willow:
## sha2in
module sha2in(
  input clk,rst_b,lst_pkt,
  input [63:0] pkt,
  output [511:0] blk,
  output blk_val,msg_end
);
Size in the first run: ~540 flip-flops, ~0.020 mm^2 of cells after synthesis.
export LEC_CHECK = 0
export CAP_MARGIN = 15
export CORE_MARGIN = 2
export CORE_UTILIZATION = 72
export CTS_CLUSTER_DIAMETER = 347
export CTS_CLUSTER_SIZE = 99
export SLEW_MARGIN = 20
export TNS_END_PERCENT = 5
create_clock -name core_clock -period 2.11 [get_ports {clk}]
run.sh (not shown) runs the stock make flow with config.mk's settings and CLKGATE_MAP_FILE=.
willow did not finish; the tool stopped in clock tree synthesis with error DPL-0033.
#### Input delta (tundra over willow)
diff --git a/flow/config.mk b/flow/config.mk
--- a/flow/config.mk
+++ b/flow/config.mk
@@ -8 +8 @@
-export CAP_MARGIN = 15
+export CAP_MARGIN = 20
@@ -10,3 +10 @@
-export CORE_UTILIZATION = 72
-export CTS_CLUSTER_DIAMETER = 347
-export CTS_CLUSTER_SIZE = 99
+export CORE_UTILIZATION = 64
@@ -14 +11,0 @@
-export TNS_END_PERCENT = 5
==> flow/constraint.sdc <==
create_clock -name core_clock -period 2.66 [get_ports {clk}]
set_input_delay 0.5320 -clock core_clock [delete_from_list [all_inputs] [get_ports {clk}]]
set_output_delay 0.5320 -clock core_clock [all_outputs]
set_load 0.01 [all_outputs]
--- outcome ---
willow: it failed with a tool error in clock tree synthesis, so there are no final results. tundra did not stop at any stage, and its layout met the timing, DRC and antenna checks. [compare] base=willow new=tundra: per-instance average area after synthesis barely changed, mapped cell area essentially unchanged. Placement-stage cell area, tundra and willow: larger value in willow. Part of the Yosys area used for sequential elements came out exactly the same in tundra and willow. HPWL after detailed placement shrinks by more than 10% when moving from willow to tundra. Die span in x is higher on tundra. willow → tundra: minimum setup slack after placement went up, placer's final routability congestion estimate went down by 7.0%, die size higher, share of async-settable or async-resettable flops after synthesis has remained practically unchanged.
For raven, these inputs were changed with respect to tundra:
diff --git a/flow/config.mk b/flow/config.mk
--- a/flow/config.mk
+++ b/flow/config.mk
@@ -7,0 +8 @@
+export ABC_AREA = 1
@@ -10 +11 @@
-export CORE_UTILIZATION = 64
+export CORE_UTILIZATION = 62
==> flow/constraint.sdc <==
create_clock -name core_clock -period 1.76 [get_ports {clk}]
set_input_delay 0.3520 -clock core_clock [delete_from_list [all_inputs] [get_ports {clk}]]
set_output_delay 0.3520 -clock core_clock [all_outputs]
set_load 0.01 [all_outputs]
Findings:
The flow ended early for raven: it failed with a tool error in global routing. Netlist area before placement of raven exceeds that of tundra by a few percent. raven against tundra: synthesized cell count now larger; weighted congestion at the end of routability-driven global placement increased 9.1%; net count entering floorplan rose 36%. Per the comparison of raven with tundra, parity-gate share of the synthesized area counting xor and xnor cells moved down; area fraction in and, or, nand and nor cells increased by 19 points relative to the old numbers; fraction of the yosys area taken by sequential cells lost 3.7 points; compound-cell area share of the yosys netlist now sits lower.

========
Setup of run 1:
Starting RTL as in the previous note.
export LEC_CHECK = 0
export ABC_AREA = 1
export CAP_MARGIN = 20
export CELL_PAD_IN_SITES_GLOBAL_PLACEMENT = 1
export CORE_ASPECT_RATIO = 0.94
export CORE_MARGIN = 2
export CORE_UTILIZATION = 65
export CTS_CLUSTER_DIAMETER = 312
export CTS_CLUSTER_SIZE = 80
export GPL_ROUTABILITY_DRIVEN = 1
export SLEW_MARGIN = 20
create_clock -name core_clock -period 1.86 [get_ports {clk}]
Run 1: it failed during global placement, and the tool reported GPL-0301.
## Diff of input files: run 2 against run 1
- CORE_UTILIZATION changed from 65 to 40
- ABC_AREA removed (was 1)
- CTS_CLUSTER_DIAMETER removed (was 312)
- GPL_ROUTABILITY_DRIVEN removed (was 1)
- CTS_CLUSTER_SIZE removed (was 80)
- CELL_PAD_IN_SITES_GLOBAL_PLACEMENT removed (was 1)
- CORE_ASPECT_RATIO removed (was 0.94)
- the clock period (ns, I/O delays scaled along) changed from 1.86 to 3.16
==> comparison <==
- Run 1 terminated abnormally: global placement reported GPL-0301.
- Although it ran to completion, run 2 produced a layout that fails the final checks because of negative hold slack.
- Looking at die area across both flows, run 2 is the weaker of the two, with run 1 ahead.
- Lower synthesized cell count among run 1 and run 2: run 2
- Min synthesized area divided by synthesized cell count across run 1 and run 2: run 1
Setup changes, run 2 to run 3
- CORE_UTILIZATION now 66, was 40
- SETUP_SLACK_MARGIN now 0.65, previously not set
- CTS_CLUSTER_SIZE now 37, previously not set
- the clock period (ns, I/O delays scaled along) now 2.38, was 3.16
## What came out
What ended run 3 was a tool error in clock tree synthesis; the run never finished.
Horizontal die size delta for run 3 relative to run 2: about 22% lower
Re placed cell count: run 2 was higher than run 3.
Compared run 3 vs run 2, and y dimension of the die is down in run 3.
Delta (run 3 minus run 2): die area decreased by about 40% relative to the old numbers, fraction of the mapped netlist area in adder cells about even.
Edits applied to the flow inputs when going from run 3 to run 4:
- an added PLACE_DENSITY of 0.37
- an added CTS_CLUSTER_DIAMETER of 397
- a deleted SETUP_SLACK_MARGIN that had been 0.65
- a deleted CTS_CLUSTER_SIZE that had been 37
- a change of the clock period (ns, I/O delays scaled along) from 2.38 to 2.48
--- outcome ---
HPWL reported at the end of detailed placement essentially unchanged between run 4 and run 3.
As far as synthesized cell count goes, run 4 and run 3 are indistinguishable; the numbers are identical.
Routability congestion estimate | run 4 below run 3
The log for run 3 ends in clock tree synthesis with error DPL-0038, so the run never completed.
Every stage of the flow completed for run 4, and the final layout passed the timing, DRC and antenna checks.
Reported for run 3 and run 4, summed instance area of the synthesized netlist turned out identical to the last digit.
Cell total after placement essentially unchanged between run 3 and run 4.

========
sha2in again, from the RTL that the note above started with.
Settings: LEC_CHECK=0, CAP_MARGIN=20, CORE_ASPECT_RATIO=1.54, CORE_MARGIN=2, CORE_UTILIZATION=28, CTS_CLUSTER_SIZE=72, GPL_ROUTABILITY_DRIVEN=0, MIN_ROUTING_LAYER=met2, SLEW_MARGIN=20; clock period 2.41 ns.
The first run completed, yet does not pass: design-rule violations.
Edit:
CORE_ASPECT_RATIO = unset   (was 1.54)
CORE_UTILIZATION = 72   (was 28)
CTS_CLUSTER_DIAMETER = 396   (was unset)
CTS_CLUSTER_SIZE = 14   (was 72)
GPL_ROUTABILITY_DRIVEN = unset   (was 0)
MIN_ROUTING_LAYER = unset   (was met2)
SETUP_SLACK_MARGIN = 0.2   (was unset)
clock period = 1.32 ns   (was 2.41 ns; I/O delays follow)
Effect:
- With this change the flow died in 3_5_place_dp
- synthesized area does not change
- die area went down by 60%
- synthesized cell count stays the same
Edit:
CORE_UTILIZATION = 64   (was 72)
CTS_CLUSTER_DIAMETER = unset   (was 396)
CTS_CLUSTER_SIZE = unset   (was 14)
SETUP_SLACK_MARGIN = 0.65   (was 0.2)
clock period = 2.84 ns   (was 1.32 ns; I/O delays follow)
The changed run produced a clean layout. Die area grows by about 12%. Area after synthesis is unchanged. Synthesized cell count does not change.
Edit:
CELL_PAD_IN_SITES_GLOBAL_PLACEMENT = 1   (was unset)
CORE_UTILIZATION = 40   (was 64)
CTS_CLUSTER_DIAMETER = 112   (was unset)
SETUP_SLACK_MARGIN = unset   (was 0.65)
clock period = 4.0 ns   (was 2.84 ns; I/O delays follow)
=> The new run finished with timing, DRC and antenna clean; worst hold slack got worse by 260 ps; die size grows by 59%; combinational power came out lower by 36%; via count falls by 15%; utilization came out lower by 34 points; design area went down by 0.45%; global-route usage drops by 18 points; synthesized area is unchanged; first-iteration DRC count goes down by 62%.
Edit:
ABC_AREA = 1   (was unset)
CAP_MARGIN = 30   (was 20)
CELL_PAD_IN_SITES_GLOBAL_PLACEMENT = 2   (was 1)
CORE_ASPECT_RATIO = 0.89   (was unset)
GPL_ROUTABILITY_DRIVEN = 0   (was unset)
SETUP_SLACK_MARGIN = -0.29   (was unset)
After rerunning:
- The changed run finished with timing, DRC and antenna clean
- final area climbs by a few percent
- utilization shrinks by 1.2 points
- die area rises by a few percent
- non-clock buffer count grows by 16
- setup slack gets worse by 140 ps
- total power rises by a few percent
- synthesized cell count rose by well over a third
- global-route usage rose by 3.8 points
- hold slack got worse by 24 ps
- synthesized area came out higher by a few percent
- via count goes up by a quarter to a third
Edit:
ABC_AREA = unset   (was 1)
CAP_MARGIN = 20   (was 30)
CELL_PAD_IN_SITES_GLOBAL_PLACEMENT = unset   (was 2)
CORE_ASPECT_RATIO = unset   (was 0.89)
CORE_UTILIZATION = 57   (was 40)
CTS_CLUSTER_DIAMETER = unset   (was 112)
GPL_ROUTABILITY_DRIVEN = unset   (was 0)
SETUP_SLACK_MARGIN = unset   (was -0.29)
clock period = 2.48 ns   (was 4.0 ns; I/O delays follow)
What happened:
- die size goes down by 33%
- global-route usage grows by 6.0 points
- non-clock buffer count came out higher by 2
- wire length decreases by about 20%
- setup slack loses 610 ps

========
## job 6153
The RTL this note starts from:
==> flow/design.v <==
module dec #(parameter w=2)(
	input [w-1:0] s,
	input e,
	output reg [2**w-1:0] o
);
	always @ (*) begin
		o = 0;
		if (e)
  		  o[s] = 1;
	end
endmodule
module rgst #(
	parameter w=8
)(
	input clk, rst_b, ld, clr,
	input [w-1:0] d,
	output reg [w-1:0] q
);
	always @ (posedge clk, negedge rst_b)
		if (!rst_b)			q <= 0;
		else if (clr)			q <= 0;
		else if (ld)			q <= d;
endmodule
module cntr #(parameter w=8)(
	input clk, rst_b,c_up,clr,
	output reg [w-1:0] q
);
	always @ (posedge clk, negedge rst_b)
		if (!rst_b)			q <= 0;
		else if (c_up)			q <= q+1;
		else if (clr)			q <= 0;
endmodule
module pktmux(
  input [63:0] pkt,msg_len,
  input pad_pkt,zero_pkt,mgln_pkt,
  output reg [63:0] o
);
  always @ (*)
    if (pad_pkt == 1)         o=(1<<63);
    else if (zero_pkt == 1)   o=0;
    else if (mgln_pkt == 1)   o=msg_len;
    else                      o=pkt;
endmodule
module regfl(
  input clk,rst_b,we,
  input [2:0] s,
  input [63:0] d,
  output [511:0] q
);
  wire [7:0] dout;
  dec #(.w(3)) inst1(.s(s),.e(we),.o(dout));
  generate
    genvar i;
    for (i=0; i<8; i=i+1) begin:v
      rgst #(.w(64)) gi(.clk(clk),.rst_b(rst_b),.clr(1'b0),.d(d),.ld(dout[i]),
          .q(q[511-i*64:448-i*64]));
    end
  endgenerate
endmodule
module sha2indpath(
  input clk,rst_b,clr,st_pkt,pad_pkt,zero_pkt,mgln_pkt,
  input [63:0] pkt,
  output [2:0] idx,
  output [511:0] blk
);
  wire [63:0] mlen, mout;
  wire [21:0] mlen_r;
  assign mlen = {42'b0, mlen_r};
  pktmux inst1(.pkt(pkt),.pad_pkt(pad_pkt),.zero_pkt(zero_pkt),
      .mgln_pkt(mgln_pkt),.msg_len(mlen),.o(mout));
  regfl inst2(.clk(clk),.rst_b(rst_b),.we(st_pkt),.d(mout),
      .s(idx),.q(blk));
  cntr #(.w(3)) inst3(.clk(clk),.rst_b(rst_b),.clr(clr),.c_up(st_pkt),.q(idx));
  rgst #(.w(22)) inst4(.clk(clk),.rst_b(rst_b),.clr(clr),.q(mlen_r),
      .ld(st_pkt&(~(pad_pkt|zero_pkt|mgln_pkt))),
      .d(mlen_r+22'd64));
endmodule
module sha2inctrl(
  input clk,rst_b,lst_pkt,
  input [2:0] idx,
  output reg st_pkt,pad_pkt,
  output reg zero_pkt,mgln_pkt,
  output reg blk_val,msg_end
);
  localparam START=0,RX_PKT=1,PAD=2,ZERO=3,MGLN=4,MSG_END=5,STOP=6;
  reg [2:0] st,st_nxt;
  always @ (*)
    case(st)
      START,RX_PKT: if (lst_pkt == 0)             st_nxt=RX_PKT;
                    else                          st_nxt=PAD;
      PAD,ZERO:     if (idx == 6)                 st_nxt=MGLN;
                    else                          st_nxt=ZERO;
      MGLN:                                       st_nxt=MSG_END;
      MSG_END,STOP:                               st_nxt=STOP;
      default:                                    st_nxt=STOP;
    endcase
  always @ (*) begin
    blk_val=0;
    msg_end=0;
    st_pkt=0;
    pad_pkt=0;
    zero_pkt=0;
    mgln_pkt=0;
    case(st)
      START: begin
        st_pkt=1; end
      RX_PKT: begin
        st_pkt=1;
        if (idx == 0)
          blk_val=1; end
      PAD: begin
        st_pkt=1;
        pad_pkt=1;
        if (idx == 0)
          blk_val=1; end
      ZERO: begin
        st_pkt=1;
        zero_pkt=1;
        if (idx == 0)
          blk_val=1; end
      MGLN: begin
        st_pkt=1;
        mgln_pkt=1; end
      MSG_END: begin
        blk_val=1;
        msg_end=1; end
    endcase
  end
  always @ (posedge clk, negedge rst_b)
    if (rst_b == 0)                                 st<=START;
    else                                            st<=st_nxt;
endmodule
module sha2in(
  input clk,rst_b,lst_pkt,
  input [63:0] pkt,
  output [511:0] blk,
  output blk_val,msg_end
);
  wire [2:0] idx;
  wire st_pkt,pad_pkt,zero_pkt,mgln_pkt;
  sha2inctrl ctrl(.clk(clk),.rst_b(rst_b),.lst_pkt(lst_pkt),.idx(idx),
      .st_pkt(st_pkt),.pad_pkt(pad_pkt),.zero_pkt(zero_pkt),
      .mgln_pkt(mgln_pkt),.blk_val(blk_val),.msg_end(msg_end));
  sha2indpath dpath(.clk(clk),.rst_b(rst_b),.clr(1'b0),.st_pkt(st_pkt),
      .pad_pkt(pad_pkt),.zero_pkt(zero_pkt),.mgln_pkt(mgln_pkt),
      .pkt(pkt),.idx(idx),.blk(blk));
endmodule
clock: 2.04 ns
lec_check: 0
abc_area: 1
cap_margin: 20
cell_pad_in_sites_global_placement: 0
core_margin: 2
core_utilization: 57
cts_cluster_diameter: 312
cts_cluster_size: 14
gpl_routability_driven: 0
place_density: 0.64
slew_margin: 20
Job 6153 finished every stage and its layout cleared the timing, DRC and antenna checks.
#### Input delta (job 288 over job 6153)
Settings: CELL_PAD_IN_SITES_GLOBAL_PLACEMENT: 0 -> unset; CORE_UTILIZATION: 57 -> 72; SETUP_SLACK_MARGIN: unset -> 0.2; PLACE_DENSITY: 0.64 -> unset; ABC_AREA: 1 -> unset; CTS_CLUSTER_DIAMETER: 312 -> unset; CTS_CLUSTER_SIZE: 14 -> 34; GPL_ROUTABILITY_DRIVEN: 0 -> unset; the clock period (ns, I/O delays scaled along): 2.04 -> 1.32.
Results
On starting density of the core: between job 288 and job 6153, it ends up higher for job 288.
Job 288 vs. job 6153: synthesized netlist cell count shrank by 678; post-synthesis simple-gate area fraction shrank by 19 points.
Stage in which a tool error killed job 288: 3_5_place_dp.
When job 288 is set beside job 6153, its fraction of synthesized cell area in xor and xnor cells turns out to be 0.24 points larger.
Area of the die | job 288 below job 6153
The distinct cell type count of the synthesized netlist in job 288 sits 35% above the value recorded for job 6153.
In job 288, the area fraction in compound gates after synthesis came out 9.0 points above the value in job 6153.
## Diff of input files: job 7003 against job 288
Settings: removing SETUP_SLACK_MARGIN (formerly 0.2); removing CTS_CLUSTER_SIZE (formerly 34); changing CORE_UTILIZATION from 72 to 44; changing the clock period (ns, I/O delays scaled along) from 1.32 to 3.16.
==> comparison <==
As far as instance tally after logic synthesis goes, job 288 and job 7003 are indistinguishable; the numbers are identical. Vertical die dimension | job 7003 above job 288. Against job 288, job 7003 reports a starting density of the core that is lower. Job 7003: flow completed, timing, DRC and antenna clean. NOTE global placer's final weighted congestion job 288->job 7003 decreased by a little under 10%. Re average cell area after synthesis: no difference whatsoever between job 288 and job 7003. Number of placement rows (job 7003 / job 288): 1.3. In job 7003 relative to job 288, area of the core had gone up by more than half. In job 7003, the die size came out about 60% above the value in job 288.
[inputs] job 3477 vs job 7003
Settings: CTS_CLUSTER_DIAMETER: unset -> 53; SETUP_SLACK_MARGIN: unset -> 0.58; CTS_CLUSTER_SIZE: unset -> 43; CORE_UTILIZATION: 44 -> 68; the clock period (ns, I/O delays scaled along): 3.16 -> 2.13.
[summary]
- Job 3477 never completed; the flow aborted with a tool error in 4_1_cts.
- Job 3477 vs job 7003: placer's final routability congestion estimate up in job 3477
- When job 3477 is set beside job 7003, its core utilization before placement turns out to be 24 points larger.
- Total of flip-flops plus latches after synthesis came out exactly the same in job 3477 and job 7003.
- Compared with job 7003, job 3477 shows standard cell area after detailed placement higher by 0.41%.
- Placement-stage worst setup slack was lower in the run labelled job 3477.
- Going from job 7003 to job 3477, die size now smaller, top-level I/O count comparable.
- Relative to job 7003, site row count has decreased by 15 in job 3477.
- Going from job 7003 to job 3477, post-detailed-placement half-perimeter wirelength grows by 7.2%.
> inputs changed (job 3477 -> job 5153)
Settings: removing CTS_CLUSTER_DIAMETER (formerly 53); changing SETUP_SLACK_MARGIN from 0.58 to 0.38; changing CTS_CLUSTER_SIZE from 43 to 34; changing CORE_UTILIZATION from 68 to 72; setting PLACE_DENSITY to 0.95 for the first time; changing the clock period (ns, I/O delays scaled along) from 2.13 to 1.32.
==> results <==
Job 5153 did not finish; the tool stopped in 3_5_place_dp with error DPL-0033. The simple-gate share of the synthesized area on job 5153 is in line with that on job 3477. Re number of flops mapped to enable cells by yosys: no difference whatsoever between job 3477 and job 5153. In the tables for job 5153 and job 3477, chip width reads higher with job 3477. Summary: with job 3477 as the reference, cell row count in job 5153 moved down by a few percent. From job 5153 to job 3477, async set or reset register ratio after synthesis did not move at all. The higher height of the chip of job 5153 and job 3477 is in job 3477.
Power is estimated from default activity; no workload was simulated.
